== oak ==
==> flow/design.v (excerpt) <==
module Test1
    #(   
    parameter W_IN        = 16,
    parameter W_IN_MODULE = 26,
    parameter BWIDTH      = 18,
    parameter FILTERWIDTH = 13,
    parameter AWIDTH      = 30,
    parameter DWIDTH      = 27,
    parameter DFWIDTH     = 18,
    parameter RWIDTH      = 8,
    parameter RFWIDTH     = 6,
    parameter DSPWIDTH    = 48,
    parameter MULTWIDTH   = DWIDTH + W_IN ,
    parameter RZEROS      = DFWIDTH - RFWIDTH,
    parameter W_OUT       = 16
) (
    input  wire clk,
    input  wire rst,
    input  wire [W_IN -1:0  	] s_chans_dataI,
    input  wire [W_IN -1:0  	] s_chans_dataQ,
    input  wire              	  s_chans_valid,
    input  wire [FILTERWIDTH-1:0] Filter_Coefficient,
    input  wire [FILTERWIDTH-1:0] Error_Coefficient,
    input  wire [RWIDTH-1:0     ] R_level,
    output wire              	  Valid_Out,
    output wire [W_IN_MODULE-1:0] OutputI,
    output wire [W_IN_MODULE-1:0] OutputQ
);
wire        [W_IN_MODULE:0] Module_Out;  
wire signed [DSPWIDTH-1:0 ] EMA_Out ;    
wire signed [DWIDTH+6:0   ] EMA_Out_Shift;  
wire signed [DWIDTH-1:0   ] EMA_Out_Round;  
wire        [DWIDTH-1:0   ] R_with_zeros;
wire signed [DSPWIDTH-1:0 ] Error_Out ;
wire signed [DWIDTH+6:0   ] Error_Out_Shift;  
wire signed [DWIDTH-1:0   ] Error_Out_Round;  
wire valid_connection,valid_error,valid_out_error;
reg   [0:0]  Valid_1,Valid_2;
reg  signed [W_IN-1:0       ] received_Qsignal;
reg  signed [W_IN-1:0       ] received_Isignal;
reg  signed [MULTWIDTH-1:0  ] first_Qmult;
reg  signed [MULTWIDTH-1:0  ] first_Imult;
wire signed [W_IN_MODULE-1:0] first_Qmult_round ;
  ...
Size in the first run: ~8300 cells after synthesis, roughly 120 I/O pins, ~74000 um^2 of cells after synthesis.
export LEC_CHECK = 0
export CAP_MARGIN = 40
export CORE_MARGIN = 2
export CORE_UTILIZATION = 72
export CTS_CLUSTER_DIAMETER = 100
export CTS_CLUSTER_SIZE = 22
export GPL_ROUTABILITY_DRIVEN = 1
export HOLD_SLACK_MARGIN = -0.08
export MAX_ROUTING_LAYER = met5
export MIN_ROUTING_LAYER = met1
export PLACE_DENSITY_LB_ADDON = 0.06
export SLEW_MARGIN = 20
export TNS_END_PERCENT = 100
create_clock -name core_clock -period 7.54 [get_ports {clk}]
run.sh (not shown) runs the stock make flow with config.mk's settings and CLKGATE_MAP_FILE=.
In oak the implementation ran to completion but is not tape-out ready, as the final checks report setup timing.
For pine, these inputs were changed with respect to oak:
==> flow/config.mk <==
export PLATFORM = sky130hd
export DESIGN_NAME = Test1
export DESIGN_NICKNAME = Test1
export VERILOG_FILES = /design/flow/design.v
export SDC_FILE = /design/flow/constraint.sdc
export NUM_CORES = 4
export LEC_CHECK = 0
export ABC_AREA = 1
export CAP_MARGIN = 40
export CORE_MARGIN = 7
export CORE_UTILIZATION = 18
export CTS_CLUSTER_DIAMETER = 100
export CTS_CLUSTER_SIZE = 26
export GPL_ROUTABILITY_DRIVEN = 1
export MAX_ROUTING_LAYER = met4
export MIN_ROUTING_LAYER = met2
export PLACE_DENSITY_LB_ADDON = 0.06
export SLEW_MARGIN = 20
export TNS_END_PERCENT = 100
## What came out
pine reached the final stage; the timing, design-rule and antenna checks on its layout passed.
Taking oak as 1.0, pine lands at 9.9 on met3 wirelength from detailed routing.
pine vs oak: pre-placement core utilization down
Diff oak -> pine | hold slack | decrease of 0.052 ns
Comparing oak and pine, the higher filler cell count was measured on pine.
The inputs of birch differ from those of pine as listed below.
--- a/flow/config.mk
+++ b/flow/config.mk
@@ -6,13 +6,12 @@
 export NUM_CORES = 4
 export LEC_CHECK = 0
-export ABC_AREA = 1
 export CAP_MARGIN = 40
-export CORE_MARGIN = 7
-export CORE_UTILIZATION = 18
+export CORE_MARGIN = 2
+export CORE_UTILIZATION = 72
 export CTS_CLUSTER_DIAMETER = 100
-export CTS_CLUSTER_SIZE = 26
+export CTS_CLUSTER_SIZE = 13
 export GPL_ROUTABILITY_DRIVEN = 1
-export MAX_ROUTING_LAYER = met4
-export MIN_ROUTING_LAYER = met2
+export MAX_ROUTING_LAYER = met5
+export MIN_ROUTING_LAYER = met1
 export PLACE_DENSITY_LB_ADDON = 0.06
 export SLEW_MARGIN = 20
Notes after the runs:
From the logs: birch reached the end of the flow and failed the layout checks with setup timing.
Taking pine as the reference, in birch number of enable-type register cells in the synthesized netlist stayed essentially flat, chip area lower, count of mapped cells out of synthesis decreased by 2747 relative to the old numbers, final critical-path setup slack went down.
birch vs pine, start point of the critical path: inst_Error.Coeff_2[2] vs inst_EMA_Module.Coeff_2[4]
Compared with pine, birch shows a overall power consumption that is about 24% lower.
Highest layer used for signal routing: met5 -> birch, met4 -> pine
> inputs changed (birch -> maple)
==> flow/config.mk <==
export PLATFORM = sky130hd
export DESIGN_NAME = Test1
export DESIGN_NICKNAME = Test1
export VERILOG_FILES = /design/flow/design.v
export SDC_FILE = /design/flow/constraint.sdc
export NUM_CORES = 4
export LEC_CHECK = 0
export ABC_AREA = 1
export CAP_MARGIN = 20
export CORE_MARGIN = 2
export CORE_UTILIZATION = 72
export PLACE_DENSITY_LB_ADDON = 0.24
export SLEW_MARGIN = 20
==> flow/constraint.sdc <==
create_clock -name core_clock -period 6.01 [get_ports {clk}]
set_input_delay 1.2020 -clock core_clock [delete_from_list [all_inputs] [get_ports {clk}]]
set_output_delay 1.2020 -clock core_clock [all_outputs]
set_load 0.01 [all_outputs]
==> results <==
- The flow ran to completion for all of birch and maple but maple, which stopped partway.
- STATUS run=birch STAGES=ALL_DONE FINAL_CHECKS=FAILED CAUSE=setup timing
- Flow for maple halted at global routing (5_1_grt), error code GRT-0116.
- In maple, post-synth design cell area is higher than in birch.
- Going from birch to maple, synthesized cell count up 2747, final HPWL from detailed placement saw an increase.


== run 1 ==
Test1 again, from the RTL that the note above started with.
==> flow/config.mk <==
export PLATFORM = sky130hd
export DESIGN_NAME = Test1
export DESIGN_NICKNAME = Test1
export VERILOG_FILES = /design/flow/design.v
export SDC_FILE = /design/flow/constraint.sdc
export NUM_CORES = 4
export LEC_CHECK = 0
export CAP_MARGIN = 5
export CELL_PAD_IN_SITES_DETAIL_PLACEMENT = 1
export CORE_MARGIN = 3
export CORE_UTILIZATION = 40
export CTS_CLUSTER_DIAMETER = 42
export CTS_CLUSTER_SIZE = 33
export PLACE_DENSITY_LB_ADDON = 0.03
export SLEW_MARGIN = 20
==> flow/constraint.sdc <==
create_clock -name core_clock -period 10.0 [get_ports {clk}]
set_input_delay 2.0000 -clock core_clock [delete_from_list [all_inputs] [get_ports {clk}]]
set_output_delay 2.0000 -clock core_clock [all_outputs]
set_load 0.01 [all_outputs]
### run 1 -> run 2
# run 1
export LEC_CHECK = 0
export CAP_MARGIN = 5
export CELL_PAD_IN_SITES_DETAIL_PLACEMENT = 1
export CORE_MARGIN = 3
export CORE_UTILIZATION = 40
export CTS_CLUSTER_DIAMETER = 42
export CTS_CLUSTER_SIZE = 33
export PLACE_DENSITY_LB_ADDON = 0.03
export SLEW_MARGIN = 20
create_clock -name core_clock -period 10.0 [get_ports {clk}]
# run 2
export LEC_CHECK = 0
export CAP_MARGIN = 5
export CORE_MARGIN = 2
export CORE_UTILIZATION = 72
export CTS_CLUSTER_SIZE = 59
export PLACE_DENSITY = 0.64
export SETUP_SLACK_MARGIN = -0.14
export SLEW_MARGIN = 20
create_clock -name core_clock -period 7.37 [get_ports {clk}]
Findings:
- Summary of run 2 over run 1: total die size dropped 85000 sq um; routed wire length dropped about 7%; total met3 wirelength after detailed routing climbed 190%.
- Compared with run 1, run 2 ends up with more cell area.
- The number of non-clock buffers of run 2 exceeds that of run 1 by 230%.
- Run 2 finished every stage; the final checks, however, were not passed, the failures being negative setup slack.
- When run 2 is set beside run 1, its clock group share of total power turns out to be 13 points smaller.
What run 3 does differently from run 2 at the input level:
# run 2
export LEC_CHECK = 0
export CAP_MARGIN = 5
export CORE_MARGIN = 2
export CORE_UTILIZATION = 72
export CTS_CLUSTER_SIZE = 59
export PLACE_DENSITY = 0.64
export SETUP_SLACK_MARGIN = -0.14
export SLEW_MARGIN = 20
create_clock -name core_clock -period 7.37 [get_ports {clk}]
# run 3
export LEC_CHECK = 0
export CAP_MARGIN = 20
export CORE_MARGIN = 2
export CORE_UTILIZATION = 47
export SLEW_MARGIN = 20
create_clock -name core_clock -period 9.42 [get_ports {clk}]
==> comparison <==
- Run 3: PASS, flow complete, no timing, DRC or antenna violations
- Run 3 ends up with a number of gates resized after CTS that is 202 lower than in run 2.
- Run 3 vs run 2, average detailed-routed wire length per instance went down by about 4%.
- Taking run 2 as 1.0, run 3 lands at 0.946 on number of nets in the layout.
- Run 2 -> run 3: post-synthesis simple-gate area fraction delta 0, exact match
- In run 3 the aggregate negative setup slack turned out 14.67 ns higher than in run 2.
- Between run 2 and run 3, the area overhead of the layout relative to synthesis is higher for run 2.
- From run 2 to run 3 the numbers moved as follows: finished layout cell area down about 6.5%; fmax went down by 7.0%; tightest hold margin went down.
#### Input delta (run 4 over run 3)
# run 3
export LEC_CHECK = 0
export CAP_MARGIN = 20
export CORE_MARGIN = 2
export CORE_UTILIZATION = 47
export SLEW_MARGIN = 20
create_clock -name core_clock -period 9.42 [get_ports {clk}]
# run 4
export LEC_CHECK = 0
export ABC_AREA = 1
export CAP_MARGIN = 20
export CORE_ASPECT_RATIO = 0.5
export CORE_MARGIN = 2
export CORE_UTILIZATION = 72
export CTS_CLUSTER_DIAMETER = 366
export CTS_CLUSTER_SIZE = 100
export PLACE_DENSITY = 0.38
export SETUP_SLACK_MARGIN = -0.5
export SLEW_MARGIN = 20
export TNS_END_PERCENT = 10
create_clock -name core_clock -period 5.64 [get_ports {clk}]
Findings:
- Run status, run 4: aborted in global routing, error GRT-0232
- Compared with run 3, run 4 shows a lower number of distinct library cell variants in the gate-level netlist after synthesis.
- The higher total cell area reported by yosys after synthesis came out of run 4.
- Run 4 vs run 3 — mean instance size in the synthesized netlist dropped by more than 10%
- In run 4, CTS buffer count is lower than in run 3.
- Fraction of synthesized area in multiplexers (run 4 over run 3): decrease, 2.6 points
- Run 4 ended up with a higher area fraction in and, or, nand and nor cells than run 3 did.
- Row synthesized cell count: run 4 higher / run 3 lower
- Delta (run 4 minus run 3): hold buffer count at cts neither gained nor lost much, number of placement rows lost about 40%.
Setup changes, run 4 to run 5
# run 4
export LEC_CHECK = 0
export ABC_AREA = 1
export CAP_MARGIN = 20
export CORE_ASPECT_RATIO = 0.5
export CORE_MARGIN = 2
export CORE_UTILIZATION = 72
export CTS_CLUSTER_DIAMETER = 366
export CTS_CLUSTER_SIZE = 100
export PLACE_DENSITY = 0.38
export SETUP_SLACK_MARGIN = -0.5
export SLEW_MARGIN = 20
export TNS_END_PERCENT = 10
create_clock -name core_clock -period 5.64 [get_ports {clk}]
# run 5
export LEC_CHECK = 0
export CAP_MARGIN = 5
export CORE_MARGIN = 2
export CORE_UTILIZATION = 72
export PLACE_DENSITY = 0.65
export SETUP_SLACK_MARGIN = 1.27
export SLEW_MARGIN = 20
create_clock -name core_clock -period 7.07 [get_ports {clk}]
==> comparison <==
Run 5: complete, dirty (negative setup slack). Run 5 vs. run 4: total die area now smaller; area fraction in mux cells now larger. In the reports for run 4 and run 5, the smaller area share of and-or/or-and cells after synthesis belongs to run 5. What run 5 reported for synthesized area has to be multiplied by 1.09 to get the figure for run 4. Die span in x went down by more than a quarter going from run 4 to run 5. Post-synthesis share of cell area spent on and, or, nand and nor gates: run 5 lower than run 4. Delta (run 5 minus run 4): count of instantiated cells in the yosys netlist -25%; total cell area reported by yosys after synthesis -about 9%.
No activity file was given, so power comes from the tool's default toggle rates.
